build 75:
==> flow/design.v <==
`timescale 1ns / 1ps
module decoder(
    input [1:0] in,
    output reg [3:0] out
    );
    always @(*) begin
        case(in)
            2'b00: out = 4'b1000;
            2'b01: out = 4'b0100;
            2'b10: out = 4'b0010;
            2'b11: out = 4'b0001;
        endcase
    end
endmodule
`timescale 1ns / 1ps
module ARITHMATIC_UNIT #(parameter width = 16)(
    input [width - 1:0] A,
    input [width - 1:0] B,
    input [1:0] ALU_FUN,
    input clk,rst,
    input Arith_Enable,
    output reg [width - 1:0] Arith_OUT,
    output reg Carry_OUT,
    output reg Arith_Flag
    );
    always@(posedge clk or negedge rst) begin
        if (!rst) begin
            Arith_OUT <= 0;
            Arith_Flag <= 0;
            Carry_OUT <= 0;        
        end
        else if (Arith_Enable) begin
            Arith_OUT <= 0;
            Carry_OUT <= 0;
            Arith_Flag <= 1;
            case (ALU_FUN)
                2'b00:
                begin
                    {Carry_OUT,Arith_OUT} <= A+B;
                end
                2'b01:
                begin
                    {Carry_OUT,Arith_OUT} <= A-B;
                end
                2'b10:
                begin
                    {Carry_OUT,Arith_OUT} <= A*B;
                end                
                2'b11:
                begin
                    {Carry_OUT,Arith_OUT} <= (B == 0) ? {1'b0, {width{1'b1}}} : A/B;
                end                
            endcase
        end
        else begin
            Arith_OUT <= 0;
            Arith_Flag <= 0;
            Carry_OUT <= 0;            
        end
    end
endmodule
`timescale 1ns / 1ps
module Logic_Unit #(parameter width = 16)(
    input [width - 1:0] A,
    input [width - 1:0] B,
    input [1:0] ALU_FUN,
    input clk,rst,
    input Logic_Enable,
    output reg [width - 1:0] Logic_OUT,
    output reg Logic_Flag
    );
 always@(posedge clk or negedge rst) begin
        if (!rst) begin
            Logic_OUT <= 0;
            Logic_Flag <= 0;
        end
        else if (Logic_Enable) begin
            Logic_OUT <= 0;
            Logic_Flag <= 1;
            case (ALU_FUN)
                2'b00:
                begin
                    Logic_OUT <= A&B;
                end
                2'b01:
                begin
                    Logic_OUT <= A|B;
                end
                2'b10:
                begin
                    Logic_OUT <= ~(A&B);
                end                
                2'b11:
                begin
                    Logic_OUT <= ~(A|B);
                end                
            endcase
        end
        else begin
            Logic_OUT <= 0;
            Logic_Flag <= 0;
        end
    end
endmodule
`timescale 1ns / 1ps
module CMP_Unit #(parameter width = 16)(
    input [width - 1:0] A,
    input [width - 1:0] B,
    input [1:0] ALU_FUN,
    input clk,rst,
    input CMP_Enable,
    output reg [width - 1:0] CMP_OUT,
    output reg CMP_Flag
    );
always@(posedge clk or negedge rst) begin
        if (!rst) begin
            CMP_OUT <= 0;
            CMP_Flag <= 0;
        end
        else if (CMP_Enable) begin
            CMP_OUT <= 0;
            CMP_Flag <= 1;
            case (ALU_FUN)
                2'b00:
                begin
                    CMP_OUT <= 0;
                end
                2'b01:
                begin
                    CMP_OUT <= (A==B);
                end
                2'b10:
                begin
                    CMP_OUT <= (A>B)? 2:0;
                end                
                2'b11:
                begin
                    CMP_OUT <= (A<B)? 3:0;
                end                
            endcase
        end
        else begin
            CMP_OUT <= 0;
            CMP_Flag <= 0;
        end
    end
endmodule
`timescale 1ns / 1ps
module Shift_Unit #(parameter width = 16)(
    input [width - 1:0] A,
    input [width - 1:0] B,
    input [1:0] ALU_FUN,
    input clk,rst,
    input Shift_Enable,
    output reg [width - 1:0] Shift_OUT,
    output reg Shift_Flag
    );
always@(posedge clk or negedge rst) begin
        if (!rst) begin
            Shift_OUT <= 0;
            Shift_Flag <= 0;
        end
        else if (Shift_Enable) begin
            Shift_OUT <= 0;
            Shift_Flag <= 1;
            case (ALU_FUN)
                2'b00:
                begin
                    Shift_OUT <= A>>1;
                end
                2'b01:
                begin
                    Shift_OUT <= A<<1;
                end
                2'b10:
                begin
                    Shift_OUT <= B>>1;
                end                
                2'b11:
                begin
                    Shift_OUT <= B<<1;
                end                
            endcase
        end
        else begin
            Shift_OUT <= 0;
            Shift_Flag <= 0;
        end
    end
endmodule
`timescale 1ns / 1ps
module ALU_TOP #(parameter width = 16)(
    input [width - 1:0] A,
    input [width - 1:0] B,
    input [3:0] ALU_FUN,
    input clk,rst,
    output  [width - 1:0] Arith_OUT,
    output  Carry_OUT,
    output  Arith_Flag,
    output  [width - 1:0] Logic_OUT,
    output  Logic_Flag,
    output  [width - 1:0] CMP_OUT,
    output  CMP_Flag,
    output  [width - 1:0] Shift_OUT,
    output  Shift_Flag
    );
wire [3:0] enables;
decoder d0 (ALU_FUN[3:2],enables);
ARITHMATIC_UNIT #(width) d1 (A,B,ALU_FUN[1:0],clk,rst,enables[3],Arith_OUT,Carry_OUT,Arith_Flag);
Logic_Unit #(width) d2 (A,B,ALU_FUN[1:0],clk,rst,enables[2],Logic_OUT,Logic_Flag);
CMP_Unit #(width) d3 (A,B,ALU_FUN[1:0],clk,rst,enables[1],CMP_OUT,CMP_Flag);
Shift_Unit #(width) d4 (A,B,ALU_FUN[1:0],clk,rst,enables[0],Shift_OUT,Shift_Flag);
endmodule
==> flow/config.mk <==
export PLATFORM = sky130hd
export DESIGN_NAME = ALU_TOP
export DESIGN_NICKNAME = ALU_TOP
export VERILOG_FILES = /design/flow/design.v
export SDC_FILE = /design/flow/constraint.sdc
export NUM_CORES = 4
export LEC_CHECK = 0
export CAP_MARGIN = 5
export CELL_PAD_IN_SITES_GLOBAL_PLACEMENT = 0
export CORE_ASPECT_RATIO = 0.5
export CORE_MARGIN = 2
export CORE_UTILIZATION = 55
export CTS_CLUSTER_DIAMETER = 179
export CTS_CLUSTER_SIZE = 33
export PLACE_DENSITY_LB_ADDON = 0.14
export SLEW_MARGIN = 20
export TNS_END_PERCENT = 30
==> flow/constraint.sdc <==
create_clock -name core_clock -period 57.9 [get_ports {clk}]
set_input_delay 11.5800 -clock core_clock [delete_from_list [all_inputs] [get_ports {clk}]]
set_output_delay 11.5800 -clock core_clock [all_outputs]
set_load 0.01 [all_outputs]
run.sh (not shown) runs the stock make flow with config.mk's settings and CLKGATE_MAP_FILE=.
Build 75: PASS, flow complete, no timing, DRC or antenna violations
What build 59 does differently from build 75 at the input level:
==> flow/config.mk <==
export PLATFORM = sky130hd
export DESIGN_NAME = ALU_TOP
export DESIGN_NICKNAME = ALU_TOP
export VERILOG_FILES = /design/flow/design.v
export SDC_FILE = /design/flow/constraint.sdc
export NUM_CORES = 4
export LEC_CHECK = 0
export CAP_MARGIN = 5
export CELL_PAD_IN_SITES_GLOBAL_PLACEMENT = 0
export CORE_MARGIN = 2
export CORE_UTILIZATION = 66
export SETUP_SLACK_MARGIN = -2.0
export SLEW_MARGIN = 20
export TNS_END_PERCENT = 30
==> flow/constraint.sdc <==
create_clock -name core_clock -period 33.4 [get_ports {clk}]
set_input_delay 6.6800 -clock core_clock [delete_from_list [all_inputs] [get_ports {clk}]]
set_output_delay 6.6800 -clock core_clock [all_outputs]
set_load 0.01 [all_outputs]
### Flow results
Core region area delta (build 59 − build 75): favourable. Changes observed in build 59 relative to build 75: global-route usage climbed 7.8 points, combinational power climbed 77%. Cmp build 59 vs build 75: worst endpoint required time lower in build 59. Between build 75 and build 59, the flow reports post-route cell area increasing by a few percent. Total power per unit cell area in build 59 vs build 75: up 19 nW/um^2. Changes observed in build 59 relative to build 75: total power went up 0.00036 W; total number of tap cells went down about 17%. The flow for build 59 finished, though final verification flagged setup timing.
## Diff of input files: build 16 against build 59
==> flow/config.mk <==
export PLATFORM = sky130hd
export DESIGN_NAME = ALU_TOP
export DESIGN_NICKNAME = ALU_TOP
export VERILOG_FILES = /design/flow/design.v
export SDC_FILE = /design/flow/constraint.sdc
export NUM_CORES = 4
export LEC_CHECK = 0
export CAP_MARGIN = 20
export CORE_MARGIN = 2
export CORE_UTILIZATION = 58
export SLEW_MARGIN = 20
==> flow/constraint.sdc <==
create_clock -name core_clock -period 27.2 [get_ports {clk}]
set_input_delay 5.4400 -clock core_clock [delete_from_list [all_inputs] [get_ports {clk}]]
set_output_delay 5.4400 -clock core_clock [all_outputs]
set_load 0.01 [all_outputs]
Findings:
- Going from build 59 to build 16, overall track demand over capacity in global routing grows by 3.1 points.
- When build 16 is measured against build 59, its well-tap cell count turns out 17% higher.
- Summary — non-clock buffer count, build 16 relative to build 59: higher, by 240%.
- Lower tally of clock buffers in the finished layout goes to build 16 over build 59.
- Although it ran to completion, build 16 produced a layout that fails the final checks because of setup timing.
- Summary — post-layout worst setup margin, build 16 relative to build 59: lower, by 3140 ps.
- Build 16 vs. build 59: detailed-placement wirelength estimate increased about 15%, detailed-route via count increased about 24%, die size rose by 3500 sq um.
Power is estimated from default activity; no workload was simulated.
